raven:
==> flow/design.v <==
module RstGen(
    input           clk,
    input           asrst_n,
    output wire     srst_n
);
reg  asrst_n_d1, asrst_n_d2;
always @(posedge clk or negedge asrst_n) begin
    if (!asrst_n) begin
        asrst_n_d1 <= 1'b0;
        asrst_n_d2 <= 1'b0;
    end
    else begin
        asrst_n_d1 <= asrst_n;
        asrst_n_d2 <= asrst_n_d1;
    end
end
assign srst_n = asrst_n_d2;
endmodule
module RoundRobinArbiter(
    input wire clk,
    input wire asrst,            
    input wire en,
    input wire [2:0] req_vld,
    output reg [2:0] o_grant
);
reg [2:0] last_grant;            
always @(*) begin
    if (en)
        case (last_grant)
            'b001: begin
                if      (req_vld[1]) o_grant = 3'b010;
                else if (req_vld[2]) o_grant = 3'b100;
                else if (req_vld[0]) o_grant = 3'b001;
                else                 o_grant = 3'b000;
            end
            'b010: begin
                if      (req_vld[2]) o_grant = 3'b100;
                else if (req_vld[0]) o_grant = 3'b001;
                else if (req_vld[1]) o_grant = 3'b010;
                else                 o_grant = 3'b000;
            end
            'b100: begin
                if      (req_vld[0]) o_grant = 3'b001;
                else if (req_vld[1]) o_grant = 3'b010;
                else if (req_vld[2]) o_grant = 3'b100;
                else                 o_grant = 3'b000;
            end
            default: o_grant <= 3'b000;
        endcase
    else
        o_grant <= 3'b000;
end
always @(posedge clk or posedge asrst) begin
    if (asrst) last_grant <= 'b100;
    else if (en && (| req_vld)) begin
        last_grant <= o_grant;
    end
end
endmodule
module SyncFIFO #(
    parameter DEPTH = 192,
    parameter WIDTH = 8
)(
    input                           clk,
    input                           asrst,   
    input                           wren,    
    input           [WIDTH-1:0]     wrdata,  
    output   wire                   full,    
    input                           rden,    
    output   reg    [WIDTH-1:0]     rddata,  
    output   wire                   empty    
);
localparam ADDR_WIDTH = $clog2(DEPTH);       
reg  [WIDTH-1:0] mem [0:DEPTH-1];            
reg  [ADDR_WIDTH-1:0] wrptr;                 
reg  [ADDR_WIDTH-1:0] rdptr;
reg  [ADDR_WIDTH:0] cnt;                     
always @(posedge clk or posedge asrst) begin
    if (asrst) begin
        rdptr  <= 'd0;
        rddata <= 'd0;
    end 
    else if (rden && !empty) begin
        rddata <= mem[rdptr];
        if (rdptr < DEPTH - 1) 
            rdptr <= rdptr + 'd1;
        else rdptr <= 'd0;
    end
end
always @(posedge clk or posedge asrst) begin
    if (asrst) begin
        wrptr <= 'd0;
    end 
    else if (wren && !full) begin
        mem[wrptr] <= wrdata;
        if (wrptr < DEPTH - 1) 
            wrptr <= wrptr + 'd1;
        else wrptr <= 'd0;
    end
end
always @(posedge clk or posedge asrst) begin
    if (asrst) 
        cnt <= 'd0;
    else if ((wren && !full) && !(rden && !empty))
        cnt <= cnt + 'd1;
    else if (!(wren && !full) && (rden && !empty))
        cnt <= cnt - 'd1;
end
assign full = (cnt == DEPTH);
assign empty = (cnt == 0);
endmodule
module SyncFIFO_Bypass #(
    parameter   DEPTH = 8,
    parameter   WIDTH = 64
)(
    input                       CLK,
    input                       Reset,       
    input                       i_WrEn,      
    input       [WIDTH-1:0]     i_WrData,    
    output wire                 o_Valid,     
    output wire [WIDTH-1:0]     o_Data,
    input                       i_Grant,
    output wire                 o_Grant
);
wire                    fifo_wren, fifo_rden;
wire                    fifo_empty;
wire  [WIDTH-1:0]       fifo_wrdata, fifo_rddata;
reg   [WIDTH-1:0]       i_WrData_reg;        
reg                     i_Grant_reg;         
reg                     fifo_empty_reg;      
always @(posedge CLK) begin
    i_WrData_reg <= i_WrData;
    i_Grant_reg  <= i_Grant;
    fifo_empty_reg <= fifo_empty;
end
assign o_Valid = i_Grant_reg;
assign fifo_wren = (i_WrEn && i_Grant && fifo_empty) ? 0 : i_WrEn;
assign fifo_wrdata = i_WrData;
assign fifo_rden = i_Grant;
assign o_Grant = fifo_empty ? i_WrEn : 1;
assign o_Data  = (i_Grant_reg && fifo_empty_reg) ? i_WrData_reg : fifo_rddata;
SyncFIFO #(
    .DEPTH      ( DEPTH         ),
    .WIDTH      ( WIDTH         )
)u_SyncFIFO(
    .clk        ( CLK           ),
    .asrst      ( Reset         ),
    .wren       ( fifo_wren     ),
    .wrdata     ( fifo_wrdata   ),
    .full       (               ),
    .rden       ( fifo_rden     ),
    .rddata     ( fifo_rddata   ),
    .empty      ( fifo_empty    )
);
endmodule
module PassC #(
    parameter WIDTH = 8
)(
    input                       CLK,
    input                       Reset,       
    input                       i_WrEn,      
    input       [WIDTH-1:0]     i_WrData,    
    output reg                  o_Valid,     
    output reg  [WIDTH-1:0]     o_Data,
    input                       i_Grant,
    output wire                 o_Grant
);
assign o_Grant = i_WrEn;
always @(posedge CLK or posedge Reset) begin
    if (Reset)
        o_Valid <= 'd0;
    else
        o_Valid <= i_Grant;
end
always @(posedge CLK or posedge Reset) begin
    if (Reset)
        o_Data  <= 'd0;
    else if (i_Grant)
        o_Data  <= i_WrData;
end
endmodule
module ArbTop #(
    parameter   FIFO_DEPTH = 8,
    parameter   WIDTH = 64
)(
    input                       CLK,
    input                       ASynReset_N,
    input                       i_DataValid_A, i_DataValid_B, i_DataValid_C,
    input       [WIDTH-1:0]     i_DataIn_A,    i_DataIn_B,    i_DataIn_C,
    input                       i_DataGrant_D,
    output wire                 o_DataValid_D,
    output wire [WIDTH-1:0]     o_DataOut_D,
    output wire                 o_DataGrant_A, o_DataGrant_B, o_DataGrant_C
);
wire                SynReset_N;
wire  [2:0]         arb_req, arb_grant;
wire                PassA_DataVld, PassB_DataVld, PassC_DataVld;
wire  [WIDTH-1:0]   PassA_Data,    PassB_Data,    PassC_Data;
assign {o_DataGrant_C, o_DataGrant_B, o_DataGrant_A} = arb_grant;
assign o_DataValid_D = (PassA_DataVld || PassB_DataVld || PassC_DataVld);
assign o_DataOut_D = PassA_DataVld ? PassA_Data :
                     PassB_DataVld ? PassB_Data :
                     PassC_DataVld ? PassC_Data :
                     0;
RstGen u_RstGen(
    .clk        ( CLK           ),
    .asrst_n    ( ASynReset_N   ),
    .srst_n     ( SynReset_N    )
);
RoundRobinArbiter u_RoundRobinArbiter(
    .clk        ( CLK           ),
    .asrst      ( ~SynReset_N   ),
    .en         ( i_DataGrant_D ),
    .req_vld    ( arb_req       ),
    .o_grant    ( arb_grant     )
);
SyncFIFO_Bypass #(
    .DEPTH      ( FIFO_DEPTH    ),
    .WIDTH      ( WIDTH         )
) u_PassA (
    .CLK        ( CLK           ),
    .Reset      ( ~SynReset_N   ),
    .i_Grant    ( arb_grant[0]  ),
    .i_WrEn     ( i_DataValid_A ),
    .i_WrData   ( i_DataIn_A    ),
    .o_Grant    ( arb_req[0]    ),
    .o_Valid    ( PassA_DataVld ),
    .o_Data     ( PassA_Data    )
);
SyncFIFO_Bypass #(
    .DEPTH      ( FIFO_DEPTH    ),
    .WIDTH      ( WIDTH         )
) u_PassB (
    .CLK        ( CLK           ),
    .Reset      ( ~SynReset_N   ),
    .i_Grant    ( arb_grant[1]  ),
    .i_WrEn     ( i_DataValid_B ),
    .i_WrData   ( i_DataIn_B    ),
    .o_Grant    ( arb_req[1]    ),
    .o_Valid    ( PassB_DataVld ),
    .o_Data     ( PassB_Data    )
);
PassC #(
    .WIDTH      ( WIDTH         )
)u_PassC (
    .CLK        ( CLK           ),
    .Reset      ( ~SynReset_N   ),
    .i_Grant    ( arb_grant[2]  ),
    .i_WrEn     ( i_DataValid_C ),
    .i_WrData   ( i_DataIn_C    ),
    .o_Grant    ( arb_req[2]    ),
    .o_Valid    ( PassC_DataVld ),
    .o_Data     ( PassC_Data    )
);
endmodule
clock: 6.0 ns
lec_check: 0
cap_margin: 20
core_margin: 5
core_utilization: 40
cts_cluster_size: 67
gpl_routability_driven: 0
slew_margin: 20
run.sh (not shown) runs the stock make flow with config.mk's settings and CLKGATE_MAP_FILE=.
> inputs changed (raven -> cedar)
Settings: changing CORE_MARGIN from 5 to 2; removing GPL_ROUTABILITY_DRIVEN (formerly 0); changing CORE_UTILIZATION from 40 to 67; removing CTS_CLUSTER_SIZE (formerly 67); changing the clock period (ns, I/O delays scaled along) from 6.0 to 2.74.
[summary]
- cedar finished every stage; the final checks, however, were not passed, the failures being setup timing.
- Cmp cedar and raven / area of placed instances / higher: cedar
- In the reports for cedar and raven, the smaller fraction of area in clock buffers and inverters belongs to cedar.
- Clock-buffer cell count (cedar vs. raven) decreases by more than 10%
- Compared with raven, cedar shows a portion of total power attributed to combinational logic that is 4.3 points higher.
- Comparing clock power for cedar and raven, the bigger number came from cedar.
- cedar — number of rows in the core area 30 lower, raven as reference
- cedar reports its capturing instance or port of the critical path as o_DataGrant_C while raven reports o_DataGrant_B.
### cedar -> violet
Settings: a change of CORE_UTILIZATION from 67 to 30; a change of the clock period (ns, I/O delays scaled along) from 2.74 to 8.97.
==> comparison <==
Diff violet and cedar: routed wire length lower in cedar
violet has completed all stages; timing, DRC and antenna checks passed.
violet gives less combined buffer and inverter count along the critical path than cedar did.
Diff cedar -> violet: global-route usage over all layers fell 19 points, maximum number of pins on one net before global-route repair fell 9.
Power is estimated from default activity; no workload was simulated.
